$ cat flow/config.mk
export PLATFORM = sky130hd
export DESIGN_NAME = main
export DESIGN_NICKNAME = main
export VERILOG_FILES = /design/flow/design.v
export SDC_FILE = /design/flow/constraint.sdc
export NUM_CORES = 4
export LEC_CHECK = 0
export CAP_MARGIN = 20
export CORE_ASPECT_RATIO = 1.02
export CORE_MARGIN = 2
export CORE_UTILIZATION = 40
export CTS_CLUSTER_DIAMETER = 386
export CTS_CLUSTER_SIZE = 24
export SETUP_SLACK_MARGIN = -0.89
export SLEW_MARGIN = 20
$ cat flow/constraint.sdc
create_clock -name core_clock -period 10.0 [get_ports {clk}]
set_input_delay 2.0000 -clock core_clock [delete_from_list [all_inputs] [get_ports {clk}]]
set_output_delay 2.0000 -clock core_clock [all_outputs]
set_load 0.01 [all_outputs]
$ cat flow/design.v
`timescale 1ns / 1ps
module Debouncer #(parameter CNT_BITS = 20) (
    input clk,
    input rst,
    input signal,   
    output reg signal_state,   
    output signal_up    
);
reg signal_sync_0;  always @(posedge clk) signal_sync_0 <= rst ? 1'b0 : signal;
reg signal_sync_1;  always @(posedge clk) signal_sync_1 <= rst ? 1'b0 : signal_sync_0;
reg [CNT_BITS-1:0] signal_cnt;
wire signal_idle = (signal_state==signal_sync_1);
wire signal_cnt_max = &signal_cnt;	 
always @(posedge clk)
if(rst)
begin
    signal_cnt <= 0;
    signal_state <= 1'b0;
end
else if(signal_idle)
    signal_cnt <= 0;   
else
begin
    signal_cnt <= signal_cnt + 1'b1;   
    if(signal_cnt_max) signal_state <= ~signal_state;   
end
assign signal_up   = ~signal_idle & signal_cnt_max &  signal_state;
endmodule
`timescale 10s / 1s
module clock_divisor #(parameter DIV_MAX = 50000000, parameter DIV_BITS = 26) (
    input clk_100MHz,
    input rst,
	 input reset,
    output reg clk_1Hz 
    );
reg[DIV_BITS-1:0] contador;
reg reset_last;
always @(posedge clk_100MHz)
begin
	if (rst)
	begin
		contador = 0;
		clk_1Hz <= 0;
		reset_last = 0;
	end
	else if (reset && reset != reset_last)
	begin
		contador = 0;
		clk_1Hz <= 0;
		reset_last = reset;
	end
	else
	begin
		if(contador != DIV_MAX)	
		begin
			contador = contador + 1 ; 
		end
		else
		begin
			contador = 0;
			clk_1Hz <= ~clk_1Hz; 
		end
		reset_last = reset;
	end
end
endmodule
`timescale 1ns / 1ps
module temporizador #(parameter DIV_MAX = 50000000, parameter DIV_BITS = 26) (
	 input clk_100MHz,
	 input rst,
    input[1:0]    value,
	 input   start_timer,
    output reg  t_expired, 
	 output reg reset
    );
reg[1:0] counter;
reg counting;
reg add_one;
reg add_one_last;
reg clk_1Hz_last;
wire clk_1Hz;
clock_divisor #(.DIV_MAX(DIV_MAX), .DIV_BITS(DIV_BITS)) clk_dev(
	.clk_100MHz(clk_100MHz),
	.rst(rst),
	.clk_1Hz(clk_1Hz),
	.reset(reset)
 );
always @(posedge clk_100MHz)
begin
	if(rst)
	begin
		counter = 0;
		counting = 0;
		add_one_last = 0;
		t_expired <= 0;
		reset <= 0;
	end
	else if(counting)
	begin
		if(add_one_last != add_one)
		begin
			add_one_last = add_one;
			counter = counter + 1;
		end
		else
		begin
			counter = counter;
		end
		if(counter >= value)
		begin
			t_expired <= 1;
			counting = 0;
			reset <= 0;
			add_one_last = add_one;
		end
		else
		begin
			reset <= 1;
			counting = 1;
			t_expired <= 0;
		end
	end
	else
	begin
		add_one_last = add_one;
		t_expired <= 0;
		if(start_timer)
		begin
			counting = 1;
			reset <= 1;
			counter = 0;
		end
		else
		begin
			counting =0;
			reset <= 0;
			counter = 0;	
		end
	end	
end
always @(posedge clk_100MHz)
begin
	if(rst)
	begin
		clk_1Hz_last <= 0;
		add_one <= 0;
	end
	else
	begin
		clk_1Hz_last <= clk_1Hz;
		if(clk_1Hz && !clk_1Hz_last)
			add_one <= ~ add_one;
	end
end
endmodule
`timescale 1ns / 1ps
module FSM(
    input clk,
    input rst,
    input ok,
    input t_expired,
	 input reset,
	 input [2:0] c_type,
    output reg [2:0]ing_type,
	 output reg start_timer,
	 output reg[7:3] ingredientes,
	 output reg cobrar,
	 output reg [2:0] c_type_saved
    );
  parameter INICIO  = 4'b0000,AGUA = 4'b0010,CAFE = 4'b0100, MILK  = 4'b0110,CHOCO = 4'b1000,AZUC = 4'b1010, COBRAR_WAIT = 4'b1111;
  parameter LAGUA = 4'b0001,LCAFE = 4'b0011, LMILK  = 4'b0101,LCHOCO = 4'b0111,LAZUC = 4'b1001, COBRAR = 4'b1011;
  reg   [3:0] state;
always @ (posedge clk)
begin  
if(rst)
begin
	state <=  INICIO;
	c_type_saved <= 0;
end
else if(reset == 1'b1)
begin
	state <=  INICIO;
end
else begin	
	case(state)
		  INICIO : if (ok == 1'b1)
					  begin
						  state <= LAGUA;
						  c_type_saved <= c_type;
					  end
					  else 
						  state <= INICIO;
		  LAGUA : state <= AGUA;
		  AGUA : if (t_expired) begin
						  state <= LCAFE; end
					  else 
						  state <= AGUA;
		  LCAFE: state <= CAFE;
		  CAFE :if (t_expired)begin
						  state <= LMILK; end
					  else 
						  state <= CAFE;
		  LMILK: state <= MILK;			  
		  MILK :if (t_expired) begin
						  state <= LCHOCO; end
					  else 
						  state <= MILK;
		  LCHOCO : state <= CHOCO;
		  CHOCO : if (t_expired) begin
						  state <= LAZUC; end
					  else 
						  state <= CHOCO;
		  LAZUC: state <= AZUC;
		  AZUC : if (t_expired) begin
						  state <= COBRAR; end
					  else 
						  state <= AZUC;
		  COBRAR: begin
					c_type_saved <= 0;
					state <= COBRAR_WAIT;
					end
		  COBRAR_WAIT: begin
					c_type_saved <= 0;
					state <= INICIO;
					end
		  default : state <= INICIO;
		 endcase
 end
end
always @(state) 
     begin
	  case(state)
      INICIO : begin
			ing_type =  3'b000;
			start_timer =  1'b0;
			ingredientes =  5'b00000;
			cobrar = 0;
               end
		LAGUA : begin
			 ing_type =  3'b001;
			 start_timer =  1'b0;
			 ingredientes =  5'b10000;
			 cobrar = 0;
             end
      AGUA : begin
			 ing_type =  3'b001;
			 start_timer =  1'b1;
			 ingredientes =  5'b10000;
			 cobrar = 0;
             end
		LCAFE : begin
             ing_type =  3'b010;
	          start_timer =  1'b0;
	          ingredientes =  5'b01000;
		       cobrar = 0;
             end
      CAFE : begin
             ing_type =  3'b010;
	          start_timer =  1'b1;
	          ingredientes =  5'b01000;
			    cobrar = 0;
             end
		LMILK: begin
             ing_type =  3'b011;
	          start_timer =  1'b0;
	          ingredientes =  5'b00100;
			    cobrar = 0;
             end		 
	   MILK: begin
             ing_type =  3'b011;
	          start_timer =  1'b1;
	          ingredientes =  5'b00100;
			    cobrar = 0;
             end
		LCHOCO : begin
				ing_type =  3'b100;
				start_timer =  1'b0;
				ingredientes =  5'b00010;
			   cobrar = 0;
				end
      CHOCO : begin
				ing_type =  3'b100;
				start_timer =  1'b1;
				ingredientes =  5'b00010;
			   cobrar = 0;
				end
		LAZUC : begin
			ing_type =  3'b101;
			start_timer=  1'b0;
			ingredientes=  5'b00001;
			cobrar = 0;
			end
      AZUC : begin
			ing_type =  3'b101;
			start_timer=  1'b1;
			ingredientes=  5'b00001;
			cobrar = 0;
			end
		COBRAR : begin
			ing_type =  3'b000;
			start_timer=  1'b0;
			ingredientes=  5'b00000;
			cobrar = 1;
			end
		COBRAR_WAIT : begin
			ing_type =  3'b000;
			start_timer=  1'b0;
			ingredientes=  5'b00000;
			cobrar = 0;
			end
     default : begin
					ing_type =  3'b000;
					start_timer=  1'b0;
               ingredientes =  5'b00000;
					cobrar = 0;
               end
    endcase
   end
 endmodule  
`timescale 1ns / 1ps
module Comparador(
	 input clk,
	 input rst,
    input [3:0] dinero,
    input [2:0] c_type,
    output reg ok,
    output reg [3:0] cambio
    );
reg [3:0] precio;
always @ (posedge clk)
begin
	case(c_type)
		3'b001: precio = 3;
		3'b010: precio = 4;
		3'b011: precio = 5;
		3'b100: precio = 7;
		default: precio = 0;	
	endcase
	if (rst)
	begin
		ok <= 0;
		cambio <= 0;
	end
	else if (precio !=0)
	begin
		if(dinero >= precio)
		begin
			ok <= 1;
			cambio  <= dinero - precio;
		end
      else
		begin
			ok <= 0;
			cambio <= 0;
		end
	end
	else
	begin
		ok <= 0;
		cambio <= 0;
	end
end
endmodule
`timescale 1ns / 1ps
module Contador(
	 input clk,
	 input rst,
    input one,
    input five,
    input reset,
    output reg [3:0] total
    );
	always @(posedge clk)
		if (rst || reset) total <= 0 ;
		else 
		begin
			if (one) total <= total + 1 ;
			if (five) total <= total + 5 ;
		end
endmodule
`timescale 1ns / 1ps
module SelectBebida(
    input [3:0] switches,
    output reg [2:0] c_type
    );
always @(*)
begin
	case (switches)
			4'b0001 : c_type = 3'b001;
			4'b0010 : c_type = 3'b010;
			4'b0100 : c_type = 3'b011;
			4'b1000 : c_type = 3'b100;
			default : c_type = 3'b000;
	endcase
end
endmodule
`timescale 1ns / 1ps
module TimeSelector(
    input [2:0] c_type,
    input [2:0] ing_type,
    output reg [1:0] t_value
    );
always @(*)
begin
		if (c_type == 3'b001)
			case(ing_type)
				3'b001: t_value = 2;
				3'b010: t_value = 3;
				3'b011: t_value = 0;
				3'b100: t_value = 0;
				3'b101: t_value = 1;
				default: t_value = 0;
			endcase
		else if (c_type == 3'b010)
			case(ing_type)
				3'b001: t_value = 2;
				3'b010: t_value = 2;
				3'b011: t_value = 1;
				3'b100: t_value = 0;
				3'b101: t_value = 1;
				default: t_value = 0;
			endcase
		else if (c_type == 3'b011)
			case(ing_type)
				3'b001: t_value = 2;
				3'b010: t_value = 1;
				3'b011: t_value = 2;
				3'b100: t_value = 0;
				3'b101: t_value = 1;
				default: t_value = 0;
			endcase
		else if (c_type == 3'b100)
			case(ing_type)
				3'b001: t_value = 1;
				3'b010: t_value = 1;
				3'b011: t_value = 1;
				3'b100: t_value = 2;
				3'b101: t_value = 1;
				default: t_value = 0;
			endcase
		else
			t_value = 0;	
end
endmodule
`timescale 1ns / 1ps
module binto7seg(
	 input clk,
	 input rst,
    input  [3:0] binary,
    output reg [6:0] seg
    );
always @(posedge clk)
if (rst)
seg <= 7'b1000000;
else
case (binary)
4'b0000 :       
seg <= 7'b1000000;
4'b0001 :    	 
seg <= 7'b1111001;
4'b0010 :  		 
seg <= 7'b0100100; 
4'b0011 : 		 
seg <= 7'b0110000;
4'b0100 :		 
seg <= 7'b0011001;
4'b0101 :		 
seg <= 7'b0010010;  
4'b0110 :		 
seg <= 7'b0000010;
4'b0111 :		 
seg <= 7'b1111000;
4'b1000 :     	 
seg <= 7'b0000000;
4'b1001 :    	 
seg <= 7'b0010000;
4'b1010 :  		 
seg <= 7'b0001000; 
4'b1011 : 		 
seg <= 7'b0000011;
4'b1100 :		 
seg <= 7'b1000110;
4'b1101 :		 
seg <= 7'b0100001;
4'b1110 :		 
seg <= 7'b0000110;
4'b1111 :		 
seg <= 7'b0001110;
endcase
endmodule
`timescale 1ns / 1ps
module deco(
	 input clk,
	 input rst,
    input [1:0] in,
    output reg [3:0] out
    );
always@(posedge clk)
begin
	if (rst)
	  out <= 4'b1111;
	else
	case (in)
	  2'b00 : out <= 4'b1110;
	  2'b01 : out <= 4'b1101;
	  2'b10 : out <= 4'b1011;
	  2'b11 : out <= 4'b0111;
	  default : out <= 0;
	endcase
end
endmodule
`timescale 1ns / 1ps
module seven_segment #(parameter SEG_BITS = 17) (
	 input clk,
	 input rst,
    input [3:0] in,
    output [6:0] seg,
    output [3:0] an
  );
reg [SEG_BITS-1:0] contador; 
reg [1:0] an_select;
reg [3:0] x;
reg [3:0] unidades;
reg decenas;
binto7seg toseg (
		.clk(clk),
		.rst(rst),
		.binary(x),
		.seg(seg)
);
deco deco (
		.clk(clk),
		.rst(rst),
		.in(an_select),
		.out(an)
);
always @(posedge clk)
if (rst)
begin
contador <= 0;
an_select <= 0;
x <= 0;
unidades <= 0;
decenas <= 0;
end
else
begin
contador <= contador + 1; 
if(&contador)
 begin
	if (in > 9)
	begin
		decenas <= 1;
		unidades <= in - 10;
	end
	else
	begin
		decenas <= 0;
		unidades <= in;
	end
	contador <= 0;
	an_select <= an_select + 1;
	case (an_select)
			2'b01 : x <= unidades;
			2'b10 : x <= decenas;
			2'b11 : x <= 0;
			2'b00 : x <= 0;
			default : x <= 0;
	endcase
 end
end
endmodule
`timescale 1ns / 1ps
module main(
    input clk,
    input rst,
    input btnl,
	 input btnd,
	 input btnr,
	 input btnp,
	 input [3:0] speed,
    output [7:0] led,
	 output [6:0] seg,
	 output [3:0] an
    );
localparam DB_BITS  = 10;    
localparam DIV_MAX  = 2999;  
localparam DIV_BITS = 12;
localparam SEG_BITS = 10;    
wire [3:0] bebida;
wire [3:0] total;
wire [3:0] cambio;
reg [3:0] display;
wire reset_wire; 
wire reset_contador_wire;
wire cobrar_wire;
wire cancel_wire; 
wire hundred_wire; 
wire five_hundred_wire;
wire [2:0] c_type;
wire [2:0] c_type_saved;
wire t_expired;
wire [2:0] ing_type;
wire [1:0] t_value;
wire on_temp;
wire start_timer;
wire ok;
assign led[1:0] = 2'b00;
Debouncer #(.CNT_BITS(DB_BITS)) coffee(
	.clk(clk),
	.rst(rst),
	.signal(speed[0]),
	.signal_state(bebida[0])
);
Debouncer #(.CNT_BITS(DB_BITS)) coffee_milk(
	.clk(clk),
	.rst(rst),
	.signal(speed[1]),
	.signal_state(bebida[1])
);
Debouncer #(.CNT_BITS(DB_BITS)) cappuc(
	.clk(clk),
	.rst(rst),
	.signal(speed[2]),
	.signal_state(bebida[2])
);
Debouncer #(.CNT_BITS(DB_BITS)) mocca(
	.clk(clk),
	.rst(rst),
	.signal(speed[3]),
	.signal_state(bebida[3])
);
Debouncer #(.CNT_BITS(DB_BITS)) cancel(
		.clk(clk),
	.rst(rst),
		.signal(btnd),
		.signal_state(cancel_wire)
);
Debouncer #(.CNT_BITS(DB_BITS)) reset(
		.clk(clk),
	.rst(rst),
		.signal(btnp),
		.signal_state(reset_wire)
);
Debouncer #(.CNT_BITS(DB_BITS)) hundred_coin(
		.clk(clk),
	.rst(rst),
		.signal(btnl),
		.signal_up(hundred_wire)
);
Debouncer #(.CNT_BITS(DB_BITS)) five_hundred_coin(
		.clk(clk),
	.rst(rst),
		.signal(btnr),
		.signal_up(five_hundred_wire)
);
SelectBebida selector(
	.switches(bebida),
	.c_type(c_type)
);
seven_segment #(.SEG_BITS(SEG_BITS)) seven_seg(
		.clk(clk),
	.rst(rst),
		.in(display),
		.seg(seg),
		.an(an)
);
Comparador comparador (
	.clk(clk),
	.rst(rst),
	.dinero(total),
	.c_type(c_type),
	.cambio(cambio),
	.ok(ok)
);
assign reset_contador_wire = cancel_wire||cobrar_wire;
Contador monedero(
		.clk(clk),
	.rst(rst),
		.one(hundred_wire),
		.five(five_hundred_wire),
		.reset(reset_contador_wire),
		.total(total)
);
temporizador #(.DIV_MAX(DIV_MAX), .DIV_BITS(DIV_BITS)) temp(
	.clk_100MHz(clk),
	.rst(rst),
	.value(t_value),
	.start_timer(start_timer),
	.t_expired(t_expired),	
	.reset(on_temp)
);
clock_divisor #(.DIV_MAX(DIV_MAX), .DIV_BITS(DIV_BITS)) clk_1Hz(
	.clk_100MHz(clk),
	.rst(rst),
	.clk_1Hz(led[2]),
	.reset(on_temp)
 );
TimeSelector time_select(
	.c_type(c_type_saved),
	.ing_type(ing_type),
	.t_value(t_value)
 );
FSM fsm(
		.clk(clk),
	.rst(rst),
		.ok(ok),
		.c_type(c_type),
		.t_expired(t_expired),
		.reset(reset_wire),
		.ing_type(ing_type),
		.start_timer(start_timer),
		.ingredientes(led[7:3]),
		.cobrar(cobrar_wire),
		.c_type_saved(c_type_saved)
    );
always@(posedge clk)
begin
	if(rst)
		display <= 0;
	else if(cambio !=0)
		display <= cambio;
	else
		display <= total;
end
endmodule
$ cat flow/run.sh
#!/bin/bash
# the make line also repeats each setting of config.mk as NAME=value (left out here)
make -C /OpenROAD-flow-scripts/flow DESIGN_CONFIG=/design/flow/config.mk WORK_HOME=/design/flow/orfs CLKGATE_MAP_FILE= finish
==> results.yml, run 1 <==
# flow metrics
min_path:
  hold_start: "clk_1Hz.contador[0]"
  number_of_cells_on_the_worst_hold_path: 1
  worstHoldEndpoint: "clk_1Hz.contador[0]"
  worstHoldPathType: "reg -> reg"
synthesis:
  synthesis.area_per_instance_sq_um: 9.05
  ys_types: 61
  synth_chip_area_sq_mm: 0.00852
  fraction_of_the_mapped_netlist_area_in_adder_cells: 0.0508
  synthMostInstantiatedCell: "sky130_fd_sc_hd__dfxtp_1"
  synth_stat.cells: 942
  yosys.stat.seqShare: 0.472
  syn_inst: 942
  enable_flop_cells: 0
  aoi_share: 0.0903
  xor_share: 0.105
  postSynth.asyncResetShare: 0
  post_synth_and_or_nand_nor_area_fraction: 0.246
  top_cell_area_share: 0.472
  yosysWarnings: 12
  synth.top_cells.by_area: "sky130_fd_sc_hd__dfxtp_1 47%, sky130_fd_sc_hd__nor2_1 5.9%, sky130_fd_sc_hd__xor2_1 5.6%"
  synthFlopType: "sky130_fd_sc_hd__dfxtp_1"
  synth_cell_count_leaders: "201 x sky130_fd_sc_hd__dfxtp_1, 134 x sky130_fd_sc_hd__nor2_1, 65 x sky130_fd_sc_hd__nand2_1"
  synth.cell_area_sq_mm: 0.00852
  yosys.area.top_type: "sky130_fd_sc_hd__dfxtp_1"
  post_synth_main_logic_family: "simple AND/OR/NAND/NOR gates"
  yosys_register_bits: 201
  yosys-mux-area-fraction: 0.00485
pwr:
  seqPwrFrac: 0.607
  power.combinational.fraction: 0.020
  ir_worst_vdd_mv: 0.105
  power.leakage_nw: 3.33
  power-per-cell-area_mw_per_mm2: 143
  report.power.total_mw: 1.34
  power.net_switching_mw: 0.283
  power.switching_fraction: 0.212
  clock_power_share: 0.372
  power_leader: "registers"
  seq-power_mw: 0.812
  internal-power_mw: 1.05
  pg_comb_mw: 0.0274
  clk-power_mw: 0.498
clock_tree:
  clkSinkCount: 201
  insertion_delay_ns: 0.47
  cts-htree-levels: 1
  cts-root-to-sink-buffers: 3
  clock_tree.root_cell: "sky130_fd_sc_hd__clkbuf_16"
  cts_tree: "yes"
  number_of_setup_buffers_added_after_cts: 0
  path_clk_slew_ns: 0.09
  cts_buffers: 12
  count_of_hold_buffers_inserted_by_post_cts_repair: 0
  post_cts_resized: 0
place:
  placed_cell_area_sq_mm: 0.00900
  detailedPlacementHpwl_um: 9580
  io_buffers: 26
  gp_routability_congestion: 0.792
timing:
  finClkSkew_ns: 0.0172
  finalMaxSlewViolations: 0
  hold_violations: 0
  layout_min_cycle_time_ns: 3.98
  setup-tns-final_ns: 0
  setup_viol_count_final: 0
  fin_crit_sh: 0.398
  grt_setup_unrepaired: "no"
  fmax_mhz: 251
  max_slew.worst_pin.slew_ns: 0.789
  slew_headroom: 0.473
setup_path:
  critPathTopFamily: "AND-OR/OR-AND gates"
  setup.worst_path.end: "time_select.ing_type[2]"
  r2r.worst_path.cells: 8
  reg2reg_to: "comparador.cambio[2]"
  critical_path_peak_fanout: 63
  worstReg2RegStart: "mocca.signal_state"
  wp_data_arrival_ns: 4.35
  critical_path.most_common_cell: "sky130_fd_sc_hd__o21a_1"
  critical-path-max-stage-delay_ns: 0.48
  critical_path_cell_count: 11
  worst_setup_path_start_kind: "input port"
  timing.setup.critical_path_class: "in -> reg"
  critical-path-slowest-cell: "sky130_fd_sc_hd__or2_2"
  cp_cell_sequence: "buf_2, buf_4, or2_2, a21oi_1, o21a_1, o21a_1, ha_1, and3b_1, o21ai_0, a21oi_1, o21a_1"
  setup.worst_path.end_class: "flop"
  critical_path.startpoint: "rst"
  cp.buffers_inverters: 2
  worst-endpoint-required_ns: 10.37
  regToRegSetupSlack_ns: 7.41
global_routing:
  global_route_wire_length_before_repair_um: 24600
  grt_use_met1: 0.171
  grt.busiest_layer: "met2"
  antenna_violations_before_repair: 0
  via_count_of_the_first_global_routing_pass: 5432
  grt_use_total: 0.129
  grt_start_max_net_pins: 64
  grt_remaining_overflow: 0
  grt.met2_usage: 0.217
  grt.met3_usage: 0.0211
finish:
  area_delta_synth_final_pct: 9.63
  nets: 999
  nFillCells: 2032
  final_non_filler_cell_area_sq_mm: 0.00934
routing:
  antenna-diode-count: 0
  detailedRoute.firstPassIterationCount: 4
  drt_iter0_drc: 269
  finalWirelength_um: 14400
  via_count_normalized_by_instance_count: 4.90
  routed-via-count: 6026
  ant_nets: 0
  wire_per_inst_um: 11.7
  drt_drc_violations_left: 0
floorplan:
  io_pins: 29
  floorplan.core_area_sq_mm: 0.0208
  fp.dieH_um: 151
  initial_utilization: 0.411
  rows: 53
  die_w_um: 149
  floorplan.die_area_sq_mm: 0.0225
run_status:
  status: "complete, no violations"
run:
  drv.max_cap_violation_count: 0
  log.warning_count: 37
==> stage by stage <==
| stage | utilization | cells | hold WS [ns] | worst slack [ns] |
|---|---|---|---|---|
| 2_1_floorplan | - | 943 | 0.413 | 6.17 |
| 3_3_place_gp | 0.434 | 1216 | 0.418 | 5.54 |
| 3_5_place_dp | 0.434 | 1216 | 0.429 | 5.52 |
| 4_1_cts | 0.450 | 1230 | 0.447 | 6.02 |
| 5_1_grt | 0.450 | 1230 | 0.465 | 5.81 |
| 6_report | 0.450 | 1230 | 0.443 | 6.02 |
==> cell type report <==
class                           count  area (sq um)  area share
Timing Repair Buffer               27           263      0.0281
Sequential cell                   201          4020       0.431
Inverter                           35           131      0.0141
Tap cell                          275           344      0.0368
Clock inverter                      1          16.3     0.00174
Clock buffer                       13           325      0.0348
Multi-Input combinational cell    678          4240       0.454
==> routing by layer <==
layer / wire length (um) / vias to the layer above / part of all wire
met1: 7390 / 2743 / 0.51
met5: 0 / - / 0
met3: 364 / 11 / 0.025
li1: - / 3220 / -
met2: 6320 / 52 / 0.44
met4: 290 / 0 / 0.020
==> run 2, diff against run 1 <==
- ABC_AREA: unset -> 0
- CAP_MARGIN: 20 -> 30
- CELL_PAD_IN_SITES_GLOBAL_PLACEMENT: unset -> 0
- CORE_ASPECT_RATIO: 1.02 -> 0.55
- CORE_UTILIZATION: 40 -> 47
- CTS_CLUSTER_DIAMETER: 386 -> unset
- CTS_CLUSTER_SIZE: 24 -> unset
- MAX_ROUTING_LAYER: unset -> met4
- PLACE_DENSITY: unset -> 0.42
- SETUP_SLACK_MARGIN: -0.89 -> unset
- SLEW_MARGIN: 20 -> 0
- clock period: 10.0 -> 3.03 ns (I/O delays scaled with it)
==> run 2 against run 1 <==
Utilization rose by 9.4 points. Routed wire length up 12%. Largest cell class unchanged. Critical path depth down 2. Synthesized cell count unchanged.
==> results.yml, run 2 <==
# flow metrics
synthesis:
  top_cell_area_share: 0.472
  synth.top_cells.by_area: "sky130_fd_sc_hd__dfxtp_1 47%, sky130_fd_sc_hd__nor2_1 5.9%, sky130_fd_sc_hd__xor2_1 5.6%"
  fraction_of_the_mapped_netlist_area_in_adder_cells: 0.0508
  yosys-mux-area-fraction: 0.00485
  synthesis.area_per_instance_sq_um: 9.05
  synth_chip_area_sq_mm: 0.00852
  synthMostInstantiatedCell: "sky130_fd_sc_hd__dfxtp_1"
  ys_types: 61
  yosys.stat.seqShare: 0.472
  xor_share: 0.105
  synth_cell_count_leaders: "201 x sky130_fd_sc_hd__dfxtp_1, 134 x sky130_fd_sc_hd__nor2_1, 65 x sky130_fd_sc_hd__nand2_1"
  yosysWarnings: 12
  synth_stat.cells: 942
  aoi_share: 0.0903
  post_synth_and_or_nand_nor_area_fraction: 0.246
  synth.cell_area_sq_mm: 0.00852
  synthFlopType: "sky130_fd_sc_hd__dfxtp_1"
  postSynth.asyncResetShare: 0
  syn_inst: 942
  post_synth_main_logic_family: "simple AND/OR/NAND/NOR gates"
  yosys.area.top_type: "sky130_fd_sc_hd__dfxtp_1"
  enable_flop_cells: 0
  yosys_register_bits: 201
setup_path:
  worst-endpoint-required_ns: 3.44
  worst_setup_path_start_kind: "flop"
  critPathTopFamily: "AND-OR/OR-AND gates"
  wp_data_arrival_ns: 3.10
  cp.buffers_inverters: 0
  timing.setup.critical_path_class: "reg -> reg"
  reg2reg_to: "led[4]"
  critical_path_cell_count: 9
  critical_path_peak_fanout: 17
  critical_path.startpoint: "fsm.state[3]"
  r2r.worst_path.cells: 9
  critical-path-max-stage-delay_ns: 0.66
  worstReg2RegStart: "fsm.state[3]"
  setup.worst_path.end_class: "flop"
  regToRegSetupSlack_ns: 0.34
  critical-path-slowest-cell: "sky130_fd_sc_hd__dfxtp_1"
  setup.worst_path.end: "led[4]"
  cp_cell_sequence: "or4bb_1, o221a_2, and2_1, nor2b_1, ha_1, a21boi_0, o21ai_0, a21o_1, a21oi_1"
timing:
  fin_crit_sh: 0.887
  slew_headroom: 0.527
  setup_viol_count_final: 0
  finClkSkew_ns: 0.00923
  hold_violations: 0
  finalMaxSlewViolations: 0
  fmax_mhz: 372
  max_slew.worst_pin.slew_ns: 0.710
  grt_setup_unrepaired: "no"
  setup-tns-final_ns: 0
  fin_worst_setup_slack_ns: 0.343
  layout_min_cycle_time_ns: 2.69
floorplan:
  die_w_um: 186
  fp.dieH_um: 104
  floorplan.die_area_sq_mm: 0.0193
  rows: 36
  initial_utilization: 0.480
  floorplan.core_area_sq_mm: 0.0177
  io_pins: 29
clock_tree:
  number_of_setup_buffers_added_after_cts: 0
  cts_tree: "yes"
  path_clk_slew_ns: 0.06
  clock_tree.root_cell: "sky130_fd_sc_hd__clkbuf_16"
  cts-htree-levels: 1
  post_cts_resized: 0
  count_of_hold_buffers_inserted_by_post_cts_repair: 0
  cts_buffers: 20
  clkSinkCount: 201
  cts-root-to-sink-buffers: 3
  insertion_delay_ns: 0.49
finish:
  utilization: 0.544
  nets: 1009
  number_of_standard_cells_in_the_final_layout_excluding_fillers: 1226
  final_non_filler_cell_area_sq_mm: 0.00966
  area_delta_synth_final_pct: 13.4
min_path:
  hold_start: "display[0]"
  worstHoldPathType: "reg -> reg"
  worstHoldEndpoint: "seven_seg.unidades[0]"
  number_of_cells_on_the_worst_hold_path: 2
run:
  log.warning_count: 39
  drv.max_cap_violation_count: 0
pwr:
  internal-power_mw: 4.23
  seqPwrFrac: 0.508
  power.net_switching_mw: 1.05
  power.switching_fraction: 0.199
  power.leakage_nw: 3.51
  power.combinational.fraction: 0.018
  clk-power_mw: 2.50
  pg_comb_mw: 0.0947
  power_leader: "registers"
  clock_power_share: 0.474
  seq-power_mw: 2.68
  ir_worst_vdd_mv: 0.300
  power-per-cell-area_mw_per_mm2: 547
global_routing:
  global_route_wire_length_before_repair_um: 27700
  via_count_of_the_first_global_routing_pass: 5796
  grt_remaining_overflow: 0
  grt_use_total: 0.177
  antenna_violations_before_repair: 0
  grt_start_max_net_pins: 63
routing:
  routed-via-count: 6299
  via_count_normalized_by_instance_count: 5.14
  antenna-diode-count: 0
  finalWirelength_um: 16100
  ant_nets: 0
  detailedRoute.firstPassIterationCount: 5
  wire_per_inst_um: 13.1
  drt_iter0_drc: 396
  drt_drc_violations_left: 0
place:
  placed_cell_area_sq_mm: 0.00898
  gp_routability_congestion: 0.871
  detailedPlacementHpwl_um: 11300
  io_buffers: 26
  place.detailed.instances: 1190
  placement.setup.worst_slack_ns: 0.212
run_status:
  status: "complete, no violations"
-- run 2: metal layers --
layer / up-vias / wire (um) / GRT usage
met4: 0 / 262 / 0.0411
met5: - / 0 / -
met1: 2889 / 8800 / 0.267
met2: 116 / 6390 / 0.243
li1: 3268 / - / -
met3: 26 / 649 / 0.0336
-- run 2: area by class of cell --
type / instances / area, sq um
Timing Repair Buffer: 29 / 278
Multi-Input combinational cell: 678 / 4240
Clock inverter: 3 / 40.0
Sequential cell: 201 / 4020
Tap cell: 247 / 309
Clock buffer: 33 / 641
Inverter: 35 / 131
Fill cell: 1597 / 8090
-- run 2: per-stage QoR --
stage               total power, mW  hold WS [ns]
CTS                            5.37         0.437
global route                   5.51         0.454
finish                         5.28         0.434
floorplan                      2.80         0.413
detailed placement             2.84         0.426
global placement               2.84         0.422
==> run 3, diff against run 2 <==
- ABC_AREA: 0 -> unset
- CAP_MARGIN: 30 -> 20
- CELL_PAD_IN_SITES_GLOBAL_PLACEMENT: 0 -> unset
- CORE_ASPECT_RATIO: 0.55 -> unset
- CORE_MARGIN: 2 -> 3
- CORE_UTILIZATION: 47 -> 27
- GPL_TIMING_DRIVEN: unset -> 1
- MAX_ROUTING_LAYER: met4 -> unset
- MIN_ROUTING_LAYER: unset -> met1
- PLACE_DENSITY: 0.42 -> 0.4
- SLEW_MARGIN: 0 -> 20
- clock period: 3.03 -> 4.99 ns (I/O delays scaled with it)
==> run 3 against run 2 <==
Synthesized area unchanged. Sequential cell count unchanged. Via count down 3.5%. Sequential power down 39%. Utilization down 22 points. Final cell count up 12%. Combinational power down about 40%. Register-to-register slack better by 1.9 ns. Global-route usage down 7.8 points. Critical endpoint is now temp.clk_dev.contador[8]. Largest power group is now the clock network. Highest routed layer unchanged.
==> results.yml, run 3 <==
# flow metrics
run_status:
  status: "complete, no violations"
routing:
  ant_nets: 0
  finalWirelength_um: 16300
  antenna-diode-count: 0
  drt_iter0_drc: 247
  drt_drc_violations_left: 0
  detailedRoute.firstPassIterationCount: 4
  via_count_normalized_by_instance_count: 4.41
  routed-via-count: 6079
  wire_per_inst_um: 11.8
setup_path:
  regToRegSetupSlack_ns: 2.24
  critical_path_peak_fanout: 62
  worstReg2RegStart: "mocca.signal_state"
  cp.buffers_inverters: 3
  setup.worst_path.end: "temp.clk_dev.contador[8]"
  wp_data_arrival_ns: 3.16
  reg2reg_to: "comparador.cambio[2]"
  r2r.worst_path.cells: 8
  worst-endpoint-required_ns: 5.38
  cp_cell_sequence: "buf_2, buf_4, inv_1, o21ai_1, nand2b_2, nor2_1"
  worst_setup_path_start_kind: "input port"
  critical-path-max-stage-delay_ns: 0.61
  setup.worst_path.end_class: "flop"
  critical-path-slowest-cell: "sky130_fd_sc_hd__inv_1"
  timing.setup.critical_path_class: "in -> reg"
  critPathTopFamily: "buffers and inverters"
  critical_path.startpoint: "rst"
  critical_path_cell_count: 6
synthesis:
  synth.top_cells.by_area: "sky130_fd_sc_hd__dfxtp_1 47%, sky130_fd_sc_hd__nor2_1 5.9%, sky130_fd_sc_hd__xor2_1 5.6%"
  yosys_register_bits: 201
  synth.cell_area_sq_mm: 0.00852
  synthFlopType: "sky130_fd_sc_hd__dfxtp_1"
  enable_flop_cells: 0
  synth_chip_area_sq_mm: 0.00852
  yosys-mux-area-fraction: 0.00485
  yosys.area.top_type: "sky130_fd_sc_hd__dfxtp_1"
  yosys.stat.seqShare: 0.472
  synthMostInstantiatedCell: "sky130_fd_sc_hd__dfxtp_1"
  post_synth_and_or_nand_nor_area_fraction: 0.246
  synth_cell_count_leaders: "201 x sky130_fd_sc_hd__dfxtp_1, 134 x sky130_fd_sc_hd__nor2_1, 65 x sky130_fd_sc_hd__nand2_1"
  syn_inst: 942
  aoi_share: 0.0903
  yosysWarnings: 12
  fraction_of_the_mapped_netlist_area_in_adder_cells: 0.0508
  post_synth_main_logic_family: "simple AND/OR/NAND/NOR gates"
  xor_share: 0.105
  synth_stat.cells: 942
  ys_types: 61
  synthesis.area_per_instance_sq_um: 9.05
  postSynth.asyncResetShare: 0
  top_cell_area_share: 0.472
floorplan:
  io_pins: 29
  initial_utilization: 0.276
  floorplan.core_area_sq_mm: 0.0308
  rows: 64
  fp.dieH_um: 184
  floorplan.die_area_sq_mm: 0.0337
  die_w_um: 184
finish:
  nFillCells: 3229
  nets: 1011
  area_delta_synth_final_pct: 17.0
  final_non_filler_cell_area_sq_mm: 0.00997
timing:
  grt_setup_unrepaired: "no"
  finalMaxSlewViolations: 0
  setup_viol_count_final: 0
  fmax_mhz: 361
  layout_min_cycle_time_ns: 2.77
  finClkSkew_ns: 0.0147
  hold_violations: 0
  worst_hold_slack_ns: 0.432
  setup-tns-final_ns: 0
  slew_headroom: 0.430
  fin_crit_sh: 0.555
  max_slew.worst_pin.slew_ns: 0.854
  fin_worst_setup_slack_ns: 2.22
place:
  placed_cell_area_sq_mm: 0.00915
  placement.setup.worst_slack_ns: 1.53
  detailedPlacementHpwl_um: 10900
  gp_routability_congestion: 0.725
  io_buffers: 26
clock_tree:
  clock_tree.root_cell: "sky130_fd_sc_hd__clkbuf_16"
  count_of_hold_buffers_inserted_by_post_cts_repair: 0
  number_of_setup_buffers_added_after_cts: 0
  cts-htree-levels: 1
  cts_tree: "yes"
  cts-root-to-sink-buffers: 3
  insertion_delay_ns: 0.51
  cts_buffers: 24
  path_clk_slew_ns: 0.05
  post_cts_resized: 0
  clkSinkCount: 201
pwr:
  ir_worst_vdd_mv: 0.265
  seq-power_mw: 1.63
  power.switching_fraction: 0.202
  clock_power_share: 0.511
  power.combinational.fraction: 0.016
  clk-power_mw: 1.77
  power.leakage_nw: 3.57
  seqPwrFrac: 0.472
  power_leader: "the clock network"
  power-per-cell-area_mw_per_mm2: 346
  pg_comb_mw: 0.0565
  power.net_switching_mw: 0.698
  internal-power_mw: 2.75
global_routing:
  grt_remaining_overflow: 0
  grt_use_total: 0.0989
  via_count_of_the_first_global_routing_pass: 5848
  global_route_wire_length_before_repair_um: 28400
  antenna_violations_before_repair: 0
  grt_start_max_net_pins: 63
min_path:
  worstHoldPathType: "reg -> reg"
  worstHoldEndpoint: "cappuc.signal_sync_1"
  number_of_cells_on_the_worst_hold_path: 1
  hold_start: "cappuc.signal_sync_0"
run:
  log.warning_count: 37
  drv.max_cap_violation_count: 0
[run 3: stage by stage]
step | util | power (mW) | cells
floorplan | - | 1.70 | 943
global placement | 0.297 | 1.72 | 1337
detailed placement | 0.297 | 1.72 | 1337
CTS | 0.323 | 3.53 | 1378
global route | 0.323 | 3.60 | 1378
finish | 0.323 | 3.45 | 1378
[run 3: per-layer routing]
metal  vias to the layer above  wire, um  global-route usage
met5                         -         0                   0
met4                         0       516              0.0332
met3                        35       569              0.0198
met2                        64      6810               0.155
met1                      2704      8390               0.137
li1                       3276         -                   -
[run 3: cell type report]
type	count	area, sq um	share of cell area
Sequential cell	201	4020	0.404
Timing Repair Buffer	27	263	0.0264
Clock buffer	35	733	0.0736
Inverter	35	131	0.0132
Multi-Input combinational cell	678	4240	0.425
Clock inverter	6	83.8	0.00841
Tap cell	396	495	0.0497
==> run 4, diff against run 3 <==
- ABC_AREA: unset -> 1
- CELL_PAD_IN_SITES_GLOBAL_PLACEMENT: unset -> 1
- CORE_ASPECT_RATIO: unset -> 0.55
- CORE_MARGIN: 3 -> 7
- CORE_UTILIZATION: 27 -> 32
- CTS_CLUSTER_DIAMETER: unset -> 77
- GPL_ROUTABILITY_DRIVEN: unset -> 0
- GPL_TIMING_DRIVEN: 1 -> 0
- HOLD_SLACK_MARGIN: unset -> 0.24
- MIN_ROUTING_LAYER: met1 -> unset
- PLACE_DENSITY: 0.4 -> unset
- PLACE_DENSITY_LB_ADDON: unset -> 0.02
- SETUP_SLACK_MARGIN: unset -> -0.24
- SLEW_MARGIN: 20 -> 25
- TNS_END_PERCENT: unset -> 100
- clock period: 4.99 -> 10.0 ns (I/O delays scaled with it)
==> run 4 against run 3 <==
First-iteration DRC count rose by 55%. Combinational power down 29%. Via count up 13%. Clock power is 58% lower. Sequential power decreased by about 50%. Register-to-register slack gained 5.7 ns. Clock skew grew 0.00086 ns. Critical path depth decreased by 4. Sequential cell count unchanged. Final area increased by 2.0%. Critical path type is now reg -> out. Critical endpoint is now led[2]. Largest cell class unchanged. Highest routed layer unchanged.
==> results.yml, run 4 <==
# flow metrics
synthesis:
  synth.cell_area_sq_mm: 0.00881
  yosys.area.top_type: "sky130_fd_sc_hd__dfxtp_1"
  postSynth.asyncResetShare: 0
  top_cell_area_share: 0.457
  enable_flop_cells: 0
  aoi_share: 0.0946
  synth_cell_count_leaders: "232 x sky130_fd_sc_hd__nand2_1, 201 x sky130_fd_sc_hd__dfxtp_1, 188 x sky130_fd_sc_hd__nor2_1"
  yosys-mux-area-fraction: 0
  synth_stat.cells: 1172
  yosysWarnings: 12
  synthMostInstantiatedCell: "sky130_fd_sc_hd__nand2_1"
  xor_share: 0.0229
  syn_inst: 1172
  synth_chip_area_sq_mm: 0.00881
  synth.top_cells.by_area: "sky130_fd_sc_hd__dfxtp_1 46%, sky130_fd_sc_hd__nand2_1 9.9%, sky130_fd_sc_hd__nor2_1 8.0%"
  yosys.stat.seqShare: 0.457
  yosys_register_bits: 201
  fraction_of_the_mapped_netlist_area_in_adder_cells: 0.0491
  synthesis.area_per_instance_sq_um: 7.52
  ys_types: 47
  post_synth_and_or_nand_nor_area_fraction: 0.289
  synthFlopType: "sky130_fd_sc_hd__dfxtp_1"
  post_synth_main_logic_family: "simple AND/OR/NAND/NOR gates"
timing:
  layout_min_cycle_time_ns: 3.54
  fmax_mhz: 283
  finClkSkew_ns: 0.0156
  grt_setup_unrepaired: "no"
  finalMaxSlewViolations: 0
  setup-tns-final_ns: 0
  hold_violations: 0
  setup_viol_count_final: 0
  fin_crit_sh: 0.354
  max_slew.worst_pin.slew_ns: 0.574
  fin_worst_setup_slack_ns: 6.46
  slew_headroom: 0.617
run:
  drv.max_cap_violation_count: 0
  log.warning_count: 37
clock_tree:
  insertion_delay_ns: 0.51
  clkSinkCount: 201
  cts-htree-levels: 1
  count_of_hold_buffers_inserted_by_post_cts_repair: 0
  cts_buffers: 21
  number_of_setup_buffers_added_after_cts: 0
  cts_tree: "yes"
  clock_tree.root_cell: "sky130_fd_sc_hd__clkbuf_16"
  post_cts_resized: 0
  cts-root-to-sink-buffers: 3
  path_clk_slew_ns: 0.06
routing:
  antenna-diode-count: 0
  via_count_normalized_by_instance_count: 4.28
  drt_iter0_drc: 382
  wire_per_inst_um: 11.7
  detailedRoute.firstPassIterationCount: 5
  drt_drc_violations_left: 0
  routed-via-count: 6850
  ant_nets: 0
  finalWirelength_um: 18800
pwr:
  ir_worst_vdd_mv: 0.0819
  seqPwrFrac: 0.507
  power.net_switching_mw: 0.349
  seq-power_mw: 0.812
  internal-power_mw: 1.25
  power.combinational.fraction: 0.025
  clock_power_share: 0.468
  clk-power_mw: 0.749
  power-per-cell-area_mw_per_mm2: 157
  power.leakage_nw: 3.94
  power.switching_fraction: 0.218
  pg_comb_mw: 0.0402
  power_leader: "registers"
setup_path:
  cp.buffers_inverters: 2
  regToRegSetupSlack_ns: 7.92
  critical_path_peak_fanout: 3
  critical_path_cell_count: 2
  setup.worst_path.end_class: "output pin"
  cp_cell_sequence: "buf_4, clkdlybuf4s50_1"
  worst_setup_path_start_kind: "flop"
  r2r.worst_path.cells: 14
  critical-path-max-stage-delay_ns: 0.53
  timing.setup.critical_path_class: "reg -> out"
  critical-path-slowest-cell: "sky130_fd_sc_hd__clkdlybuf4s50_1"
  worst-endpoint-required_ns: 8.00
  worstReg2RegStart: "cappuc.signal_state"
  setup.worst_path.end: "led[2]"
  critical_path.startpoint: "clk_1Hz.clk_1Hz"
  reg2reg_to: "comparador.cambio[0]"
  critPathTopFamily: "buffers and inverters"
  wp_data_arrival_ns: 1.54
floorplan:
  floorplan.core_area_sq_mm: 0.0267
  io_pins: 29
  initial_utilization: 0.330
  floorplan.die_area_sq_mm: 0.0326
  fp.dieH_um: 137
  rows: 44
  die_w_um: 238
finish:
  area_delta_synth_final_pct: 15.4
  nets: 1265
  utilization: 0.381
  number_of_standard_cells_in_the_final_layout_excluding_fillers: 1601
  nFillCells: 2835
place:
  io_buffers: 25
  detailedPlacementHpwl_um: 13700
  placement.setup.worst_slack_ns: 6.51
  place.detailed.instances: 1566
min_path:
  worstHoldPathType: "reg -> reg"
  worstHoldEndpoint: "coffee_milk.signal_sync_1"
  hold_start: "coffee_milk.signal_sync_0"
  number_of_cells_on_the_worst_hold_path: 2
global_routing:
  antenna_violations_before_repair: 0
  grt_remaining_overflow: 0
  grt_use_total: 0.118
  global_route_wire_length_before_repair_um: 31700
  via_count_of_the_first_global_routing_pass: 6082
  grt_start_max_net_pins: 14
run_status:
  status: "complete, no violations"
run 4: final cells by class:
type / count / area [sq um] / share of cell area
Sequential cell: 201 / 4020 / 0.396
Clock inverter: 3 / 18.8 / 0.00185
Multi-Input combinational cell: 785 / 4030 / 0.396
Tap cell: 368 / 460 / 0.0453
Buffer: 16 / 120 / 0.0118
Clock buffer: 32 / 627 / 0.0616
Inverter: 171 / 643 / 0.0632
Timing Repair Buffer: 25 / 250 / 0.0246
run 4: metrics by stage:
stage               hold WS [ns]  power, mW  instance area (sq um)
finish                     0.400       1.60                  10200
global route               0.416       1.68                  10200
CTS                        0.401       1.64                  10200
detailed placement         0.394      0.871                   9520
global placement           0.397      0.872                   9520
floorplan                  0.388      0.857                   8810
run 4: per-layer routing:
| metal | part of all wire | global-route usage | up-vias |
|---|---|---|---|
| li1 | - | - | 3824 |
| met1 | 0.61 | 0.196 | 2910 |
| met2 | 0.32 | 0.141 | 86 |
| met3 | 0.041 | 0.0277 | 30 |
| met4 | 0.020 | 0.0271 | 0 |
| met5 | 0 | 0 | - |
==> run 5, diff against run 4 <==
- ABC_AREA: 1 -> unset
- CORE_ASPECT_RATIO: 0.55 -> unset
- CORE_UTILIZATION: 32 -> 40
- CTS_CLUSTER_DIAMETER: 77 -> 323
- GPL_ROUTABILITY_DRIVEN: 0 -> unset
- PLACE_DENSITY_LB_ADDON: 0.02 -> unset
- SLEW_MARGIN: 25 -> 40
==> run 5 against run 4 <==
Utilization grew 9.1 points. Clock skew shrank 0.0052 ns. Worst setup slack lost 0.19 ns. Routed wire length shrank 5.9%. Clock power grew 13%. Die size shrank 21%. Register-to-register slack lost 0.60 ns. First-iteration DRC count shrank 38%. Largest power group is now the clock network.
==> results.yml, run 5 <==
# flow metrics
pwr:
  seq-power_mw: 0.814
  power_leader: "the clock network"
  power.combinational.fraction: 0.019
  seqPwrFrac: 0.481
  clock_power_share: 0.500
  clk-power_mw: 0.846
  power.switching_fraction: 0.204
  internal-power_mw: 1.35
  power-per-cell-area_mw_per_mm2: 171
  ir_worst_vdd_mv: 0.119
  power.net_switching_mw: 0.346
  power.leakage_nw: 3.61
  pg_comb_mw: 0.0325
floorplan:
  die_w_um: 160
  floorplan.core_area_sq_mm: 0.0210
  initial_utilization: 0.407
  io_pins: 29
  rows: 53
  floorplan.die_area_sq_mm: 0.0256
  fp.dieH_um: 160
setup_path:
  critical_path_peak_fanout: 9
  worst-endpoint-required_ns: 10.40
  timing.setup.critical_path_class: "in -> reg"
  cp_cell_sequence: "clkbuf_1, or2_2, a21oi_1, o21a_1, o21a_1, ha_1, and3b_1, o21ai_0, a21oi_1, o21a_1"
  cp.buffers_inverters: 1
  worst_setup_path_start_kind: "input port"
  setup.worst_path.end: "time_select.ing_type[2]"
  critical_path_cell_count: 10
  critPathTopFamily: "AND-OR/OR-AND gates"
  critical-path-max-stage-delay_ns: 0.40
  reg2reg_to: "comparador.ok"
  setup.worst_path.end_class: "flop"
  worstReg2RegStart: "coffee.signal_state"
  r2r.worst_path.cells: 9
  wp_data_arrival_ns: 4.13
  critical_path.most_common_cell: "sky130_fd_sc_hd__o21a_1"
  critical_path.startpoint: "rst"
  critical-path-slowest-cell: "sky130_fd_sc_hd__or2_2"
  regToRegSetupSlack_ns: 7.32
global_routing:
  grt_remaining_overflow: 0
  grt.busiest_layer: "met2"
  grt_start_max_net_pins: 12
  grt_use_met1: 0.172
  global_route_wire_length_before_repair_um: 29800
  via_count_of_the_first_global_routing_pass: 6305
  grt_use_total: 0.134
  antenna_violations_before_repair: 0
  grt.met3_usage: 0.0257
  grt.met2_usage: 0.228
synthesis:
  synth.cell_area_sq_mm: 0.00852
  postSynth.asyncResetShare: 0
  yosys.area.top_type: "sky130_fd_sc_hd__dfxtp_1"
  syn_inst: 942
  post_synth_main_logic_family: "simple AND/OR/NAND/NOR gates"
  fraction_of_the_mapped_netlist_area_in_adder_cells: 0.0508
  synth_cell_count_leaders: "201 x sky130_fd_sc_hd__dfxtp_1, 134 x sky130_fd_sc_hd__nor2_1, 65 x sky130_fd_sc_hd__nand2_1"
  synthMostInstantiatedCell: "sky130_fd_sc_hd__dfxtp_1"
  synthesis.area_per_instance_sq_um: 9.05
  synthFlopType: "sky130_fd_sc_hd__dfxtp_1"
  yosys-mux-area-fraction: 0.00485
  xor_share: 0.105
  top_cell_area_share: 0.472
  synth_chip_area_sq_mm: 0.00852
  synth.top_cells.by_area: "sky130_fd_sc_hd__dfxtp_1 47%, sky130_fd_sc_hd__nor2_1 5.9%, sky130_fd_sc_hd__xor2_1 5.6%"
  post_synth_and_or_nand_nor_area_fraction: 0.246
  synth_stat.cells: 942
  yosysWarnings: 12
  yosys_register_bits: 201
  yosys.stat.seqShare: 0.472
  enable_flop_cells: 0
  aoi_share: 0.0903
  ys_types: 61
routing:
  detailedRoute.firstPassIterationCount: 4
  drt_iter0_drc: 236
  antenna-diode-count: 0
  wire_per_inst_um: 13.7
  ant_nets: 0
  via_count_normalized_by_instance_count: 5.05
  finalWirelength_um: 17700
  drt_drc_violations_left: 0
  routed-via-count: 6485
clock_tree:
  clock_tree.root_cell: "sky130_fd_sc_hd__clkbuf_16"
  path_clk_slew_ns: 0.06
  clkSinkCount: 201
  post_cts_resized: 0
  insertion_delay_ns: 0.51
  cts_buffers: 24
  count_of_hold_buffers_inserted_by_post_cts_repair: 0
  cts-root-to-sink-buffers: 3
  cts-htree-levels: 1
  cts_tree: "yes"
  number_of_setup_buffers_added_after_cts: 0
timing:
  grt_setup_unrepaired: "no"
  layout_min_cycle_time_ns: 3.73
  max_slew.worst_pin.slew_ns: 0.696
  slew_headroom: 0.536
  setup_viol_count_final: 0
  fin_crit_sh: 0.373
  fin_worst_setup_slack_ns: 6.27
  finClkSkew_ns: 0.0104
  fmax_mhz: 268
  finalMaxSlewViolations: 0
  setup-tns-final_ns: 0
  hold_violations: 0
finish:
  nFillCells: 2058
  area_delta_synth_final_pct: 16.2
  number_of_standard_cells_in_the_final_layout_excluding_fillers: 1285
  utilization: 0.472
  nets: 1038
min_path:
  hold_start: "display[0]"
  worstHoldEndpoint: "seven_seg.unidades[0]"
  worstHoldPathType: "reg -> reg"
  number_of_cells_on_the_worst_hold_path: 2
place:
  placement.setup.worst_slack_ns: 5.76
  gp_routability_congestion: 0.763
  place.detailed.instances: 1243
  detailedPlacementHpwl_um: 12400
  io_buffers: 25
run_status:
  status: "complete, no violations"
run:
  drv.max_cap_violation_count: 0
  log.warning_count: 37
## run 5: layout make-up
class	count	area (sq um)	area share
multi-input combinational	678	4240	0.428
sequential	201	4020	0.407
clock buffer	39	738	0.0746
tap	275	344	0.0348
timing repair buffer	25	250	0.0253
buffer	29	131	0.0133
inverter	35	131	0.0133
clock inverter	3	40.0	0.00405
## run 5: stage by stage
stage	hold WS, ns	instance area [sq um]	power (mW)
after floorplan	0.413	8520	0.850
after global placement	0.419	9120	0.863
after detailed placement	0.423	9120	0.864
after CTS	0.441	9900	1.72
after global routing	0.457	9900	1.76
final	0.435	9900	1.69
## run 5: layer usage
layer / up-vias / wire length [um] / part of all wire
met5: - / 0 / 0
met1: 3040 / 8400 / 0.48
li1: 3326 / - / -
met3: 35 / 680 / 0.039
met2: 84 / 8170 / 0.46
met4: 0 / 405 / 0.023
==> run 6, diff against run 5 <==
- CELL_PAD_IN_SITES_GLOBAL_PLACEMENT: 1 -> unset
- CORE_MARGIN: 7 -> 2
- CORE_UTILIZATION: 40 -> 67
- CTS_CLUSTER_DIAMETER: 323 -> unset
- GPL_TIMING_DRIVEN: 0 -> unset
- HOLD_SLACK_MARGIN: 0.24 -> unset
- SETUP_SLACK_MARGIN: -0.24 -> 1.54
- SLEW_MARGIN: 40 -> 20
- TNS_END_PERCENT: 100 -> unset
- clock period: 10.0 -> 5.7 ns (I/O delays scaled with it)
==> run 6 against run 5 <==
Still clean on timing, DRC and antenna. Synthesized cell count unchanged. Clock power is 58% higher. Combinational power increased by 53%. Worst setup slack got worse by 3.3 ns. Total power grew 67%. Synthesized area unchanged. Non-clock buffer count decreased by 26. Clock-buffer cell count shrank 7. Critical endpoint unchanged.
==> results.yml, run 6 <==
# flow metrics
run_status:
  status: "complete, no violations"
setup_path:
  r2r.worst_path.cells: 8
  cp_cell_sequence: "buf_2, or2_2, a21oi_1, o21a_1, o21a_1, ha_1, and3b_1, o21ai_0, a21oi_1, o21a_1"
  critical-path-slowest-cell: "sky130_fd_sc_hd__or2_2"
  critical-path-max-stage-delay_ns: 0.39
  critical_path.startpoint: "rst"
  critical_path_peak_fanout: 13
  setup.worst_path.end_class: "flop"
  timing.setup.critical_path_class: "in -> reg"
  worst_setup_path_start_kind: "input port"
  setup.worst_path.end: "time_select.ing_type[2]"
  critPathTopFamily: "AND-OR/OR-AND gates"
  regToRegSetupSlack_ns: 3.00
  reg2reg_to: "comparador.ok"
  worst-endpoint-required_ns: 6.07
  wp_data_arrival_ns: 3.14
  cp.buffers_inverters: 1
  critical_path.most_common_cell: "sky130_fd_sc_hd__o21a_1"
  worstReg2RegStart: "mocca.signal_state"
  critical_path_cell_count: 10
place:
  place.detailed.instances: 1114
  gp_routability_congestion: 0.790
  detailedPlacementHpwl_um: 10500
  io_buffers: 26
synthesis:
  yosys.area.top_type: "sky130_fd_sc_hd__dfxtp_1"
  enable_flop_cells: 0
  ys_types: 61
  post_synth_and_or_nand_nor_area_fraction: 0.246
  fraction_of_the_mapped_netlist_area_in_adder_cells: 0.0508
  synth_cell_count_leaders: "201 x sky130_fd_sc_hd__dfxtp_1, 134 x sky130_fd_sc_hd__nor2_1, 65 x sky130_fd_sc_hd__nand2_1"
  synth.top_cells.by_area: "sky130_fd_sc_hd__dfxtp_1 47%, sky130_fd_sc_hd__nor2_1 5.9%, sky130_fd_sc_hd__xor2_1 5.6%"
  postSynth.asyncResetShare: 0
  post_synth_main_logic_family: "simple AND/OR/NAND/NOR gates"
  aoi_share: 0.0903
  synth_stat.cells: 942
  synth.cell_area_sq_mm: 0.00852
  synth_chip_area_sq_mm: 0.00852
  yosys_register_bits: 201
  yosys-mux-area-fraction: 0.00485
  yosys.stat.seqShare: 0.472
  synthesis.area_per_instance_sq_um: 9.05
  synthFlopType: "sky130_fd_sc_hd__dfxtp_1"
  xor_share: 0.105
  yosysWarnings: 12
  syn_inst: 942
  synthMostInstantiatedCell: "sky130_fd_sc_hd__dfxtp_1"
  top_cell_area_share: 0.472
timing:
  layout_min_cycle_time_ns: 2.77
  fmax_mhz: 361
  finClkSkew_ns: 0.0140
  worst_hold_slack_ns: 0.440
  hold_violations: 0
  slew_headroom: 0.559
  setup-tns-final_ns: 0
  setup_viol_count_final: 0
  finalMaxSlewViolations: 0
  max_slew.worst_pin.slew_ns: 0.662
  grt_setup_unrepaired: "no"
  fin_crit_sh: 0.486
global_routing:
  antenna_violations_before_repair: 0
  grt_use_total: 0.226
  grt_remaining_overflow: 0
  via_count_of_the_first_global_routing_pass: 6020
  grt_start_max_net_pins: 63
  global_route_wire_length_before_repair_um: 25800
run:
  log.warning_count: 39
  drv.max_cap_violation_count: 0
routing:
  detailedRoute.firstPassIterationCount: 6
  via_count_normalized_by_instance_count: 5.55
  drt_drc_violations_left: 0
  antenna-diode-count: 0
  met3_length_um: 507
  drt_iter0_drc: 417
  met1_length_um: 7160
  wire_per_inst_um: 13.5
  finalWirelength_um: 15600
  routed-via-count: 6375
  highest-signal-layer: "met4"
  met2_length_um: 7710
  ant_nets: 0
clock_tree:
  insertion_delay_ns: 0.49
  number_of_setup_buffers_added_after_cts: 0
  cts-root-to-sink-buffers: 3
  cts_tree: "yes"
  cts_buffers: 21
  count_of_hold_buffers_inserted_by_post_cts_repair: 0
  clkSinkCount: 201
  cts-htree-levels: 1
  path_clk_slew_ns: 0.06
  post_cts_resized: 0
  clock_tree.root_cell: "sky130_fd_sc_hd__clkbuf_16"
pwr:
  clk-power_mw: 1.34
  power.combinational.fraction: 0.018
  pg_comb_mw: 0.0496
  internal-power_mw: 2.26
  power-per-cell-area_mw_per_mm2: 294
  power.leakage_nw: 3.52
  report.power.total_mw: 2.82
  seqPwrFrac: 0.506
  seq-power_mw: 1.43
  power.net_switching_mw: 0.557
  power_leader: "registers"
  clock_power_share: 0.476
  power.switching_fraction: 0.198
  ir_worst_vdd_mv: 0.199
finish:
  area_delta_synth_final_pct: 12.4
  nets: 1009
  utilization: 0.765
  number_of_standard_cells_in_the_final_layout_excluding_fillers: 1149
min_path:
  worstHoldEndpoint: "cappuc.signal_sync_1"
  worstHoldPathType: "reg -> reg"
  number_of_cells_on_the_worst_hold_path: 1
  hold_start: "cappuc.signal_sync_0"
floorplan:
  floorplan.die_area_sq_mm: 0.0136
  rows: 41
  io_pins: 29
  die_w_um: 117
  fp.dieH_um: 117
  initial_utilization: 0.681
  floorplan.core_area_sq_mm: 0.0125
==> run 6: metrics by stage <==
step / instance area, sq um / worst slack [ns]
2_1_floorplan: 8520 / 2.73
3_3_place_gp: 8880 / 2.54
3_5_place_dp: 8880 / 2.46
4_1_cts: 9580 / 2.94
5_1_grt: 9580 / 2.73
6_report: 9580 / 2.93
==> run 6: layout make-up <==
cell class | count | area [sq um]
Multi-Input combinational cell | 678 | 4240
Sequential cell | 201 | 4020
Fill cell | 958 | 2940
Clock buffer | 32 | 647
Timing Repair Buffer | 28 | 270
Tap cell | 172 | 215
Inverter | 35 | 131
Clock inverter | 3 | 50.0
==> run 6: layer usage <==
metal / track usage / vias up
li1: - / 3263
met1: 0.282 / 2999
met2: 0.411 / 98
met3: 0.0386 / 15
met4: 0.0510 / 0
met5: 0 / -
==> run 7, diff against run 6 <==
- ABC_AREA: unset -> 1
- CORE_UTILIZATION: 67 -> 71
- SETUP_SLACK_MARGIN: 1.54 -> 0.31
- clock period: 5.7 -> 2.37 ns (I/O delays scaled with it)
==> run 7 against run 6 <==
Still clean on timing, DRC and antenna. Sequential power rose by 140%. Final cell count rose by 21%. Worst setup slack got worse by 2.4 ns.
==> results.yml, run 7 <==
# flow metrics
global_routing:
  via_count_of_the_first_global_routing_pass: 6635
  grt_use_total: 0.237
  grt_start_max_net_pins: 42
  grt_remaining_overflow: 0
  global_route_wire_length_before_repair_um: 26900
  antenna_violations_before_repair: 0
place:
  placement.setup.worst_slack_ns: 0.374
  gp_routability_congestion: 0.886
  io_buffers: 26
  detailedPlacementHpwl_um: 10400
  place.detailed.instances: 1353
synthesis:
  synthFlopType: "sky130_fd_sc_hd__dfxtp_1"
  synth_cell_count_leaders: "232 x sky130_fd_sc_hd__nand2_1, 201 x sky130_fd_sc_hd__dfxtp_1, 188 x sky130_fd_sc_hd__nor2_1"
  synth_chip_area_sq_mm: 0.00881
  ys_types: 47
  synth.top_cells.by_area: "sky130_fd_sc_hd__dfxtp_1 46%, sky130_fd_sc_hd__nand2_1 9.9%, sky130_fd_sc_hd__nor2_1 8.0%"
  xor_share: 0.0229
  enable_flop_cells: 0
  synthMostInstantiatedCell: "sky130_fd_sc_hd__nand2_1"
  post_synth_main_logic_family: "simple AND/OR/NAND/NOR gates"
  yosys_register_bits: 201
  aoi_share: 0.0946
  fraction_of_the_mapped_netlist_area_in_adder_cells: 0.0491
  synth.cell_area_sq_mm: 0.00881
  postSynth.asyncResetShare: 0
  yosys-mux-area-fraction: 0
  yosysWarnings: 12
  yosys.area.top_type: "sky130_fd_sc_hd__dfxtp_1"
  synthesis.area_per_instance_sq_um: 7.52
  post_synth_and_or_nand_nor_area_fraction: 0.289
  syn_inst: 1172
  top_cell_area_share: 0.457
  synth_stat.cells: 1172
  yosys.stat.seqShare: 0.457
pwr:
  power-per-cell-area_mw_per_mm2: 680
  power.combinational.fraction: 0.022
  power.net_switching_mw: 1.34
  power.leakage_nw: 3.90
  ir_worst_vdd_mv: 0.905
  seq-power_mw: 3.43
  power.switching_fraction: 0.199
  power_leader: "registers"
  pg_comb_mw: 0.147
  internal-power_mw: 5.37
  clock_power_share: 0.467
  clk-power_mw: 3.13
  seqPwrFrac: 0.511
setup_path:
  critical-path-slowest-cell: "sky130_fd_sc_hd__dfxtp_2"
  critical_path_cell_count: 14
  timing.setup.critical_path_class: "reg -> reg"
  critical_path.startpoint: "cappuc.signal_state"
  cp.buffers_inverters: 4
  reg2reg_to: "comparador.cambio[0]"
  cp_cell_sequence: "inv_1, nand3_1, nand2_2, inv_2, nand2_1, ha_1, inv_1, fa_2, nand2_1, nand3_1, nand2_1, nor2_2, inv_2, nor2_1"
  critical-path-max-stage-delay_ns: 0.39
  critical_path_peak_fanout: 6
  worst_setup_path_start_kind: "flop"
  worst-endpoint-required_ns: 2.78
  worstReg2RegStart: "cappuc.signal_state"
  setup.worst_path.end_class: "flop"
  critical_path.most_common_cell: "sky130_fd_sc_hd__nand2_1"
  setup.worst_path.end: "comparador.cambio[0]"
  r2r.worst_path.cells: 14
  regToRegSetupSlack_ns: 0.50
  critPathTopFamily: "simple AND/OR/NAND/NOR gates"
  wp_data_arrival_ns: 2.29
clock_tree:
  clock_tree.root_cell: "sky130_fd_sc_hd__clkbuf_16"
  cts-root-to-sink-buffers: 3
  insertion_delay_ns: 0.48
  count_of_hold_buffers_inserted_by_post_cts_repair: 0
  cts_tree: "yes"
  clkSinkCount: 201
  post_cts_resized: 0
  cts_buffers: 21
  number_of_setup_buffers_added_after_cts: 0
  cts-htree-levels: 1
  path_clk_slew_ns: 0.06
routing:
  drt_drc_violations_left: 0
  finalWirelength_um: 15100
  antenna-diode-count: 0
  via_count_normalized_by_instance_count: 5.10
  drt_iter0_drc: 264
  detailedRoute.firstPassIterationCount: 5
  ant_nets: 0
  routed-via-count: 7083
  wire_per_inst_um: 10.9
timing:
  hold_violations: 0
  fmax_mhz: 535
  grt_setup_unrepaired: "no"
  finalMaxSlewViolations: 0
  slew_headroom: 0.459
  fin_worst_setup_slack_ns: 0.499
  max_slew.worst_pin.slew_ns: 0.805
  layout_min_cycle_time_ns: 1.87
  finClkSkew_ns: 0.00636
  setup-tns-final_ns: 0
  setup_viol_count_final: 0
  fin_crit_sh: 0.789
min_path:
  number_of_cells_on_the_worst_hold_path: 2
  worstHoldEndpoint: "reset.signal_sync_1"
  hold_start: "rst"
  worstHoldPathType: "in -> reg"
floorplan:
  floorplan.core_area_sq_mm: 0.0121
  initial_utilization: 0.730
  floorplan.die_area_sq_mm: 0.0133
  io_pins: 29
  rows: 40
  fp.dieH_um: 115
  die_w_um: 115
run_status:
  status: "complete, no violations"
finish:
  regArea_sq_mm: 0.00403
  comb_area_sq_mm: 0.00405
  area_delta_synth_final_pct: 12.0
  nets: 1252
  utilization: 0.818
  number_of_standard_cells_in_the_final_layout_excluding_fillers: 1388
  nFillCells: 834
run:
  drv.max_cap_violation_count: 0
  log.warning_count: 39
run 7: per-stage QoR:
step	hold WS, ns	area [sq um]	total power [mW]
after floorplan	0.388	8810	3.62
after CTS	0.249	9840	6.76
after global routing	0.250	9870	6.93
final	0.252	9870	6.71
after global placement	0.390	9170	3.64
after detailed placement	0.396	9170	3.65
run 7: area by class of cell:
class	instances	area share
Inverter	171	0.0652
Multi-Input combinational cell	785	0.410
Sequential cell	201	0.408
Clock inverter	6	0.00558
Tap cell	168	0.0213
Timing Repair Buffer	28	0.0274
Clock buffer	29	0.0624
run 7: metal layers:
layer  global-route usage  up-vias  wire (um)
li1                     -     3791          -
met1                0.285     3174       6920
met2                0.439      100       7470
met3               0.0316       18        473
met4               0.0691        0        195
met5                    0        -          0
Power and IR drop assume default switching activity.
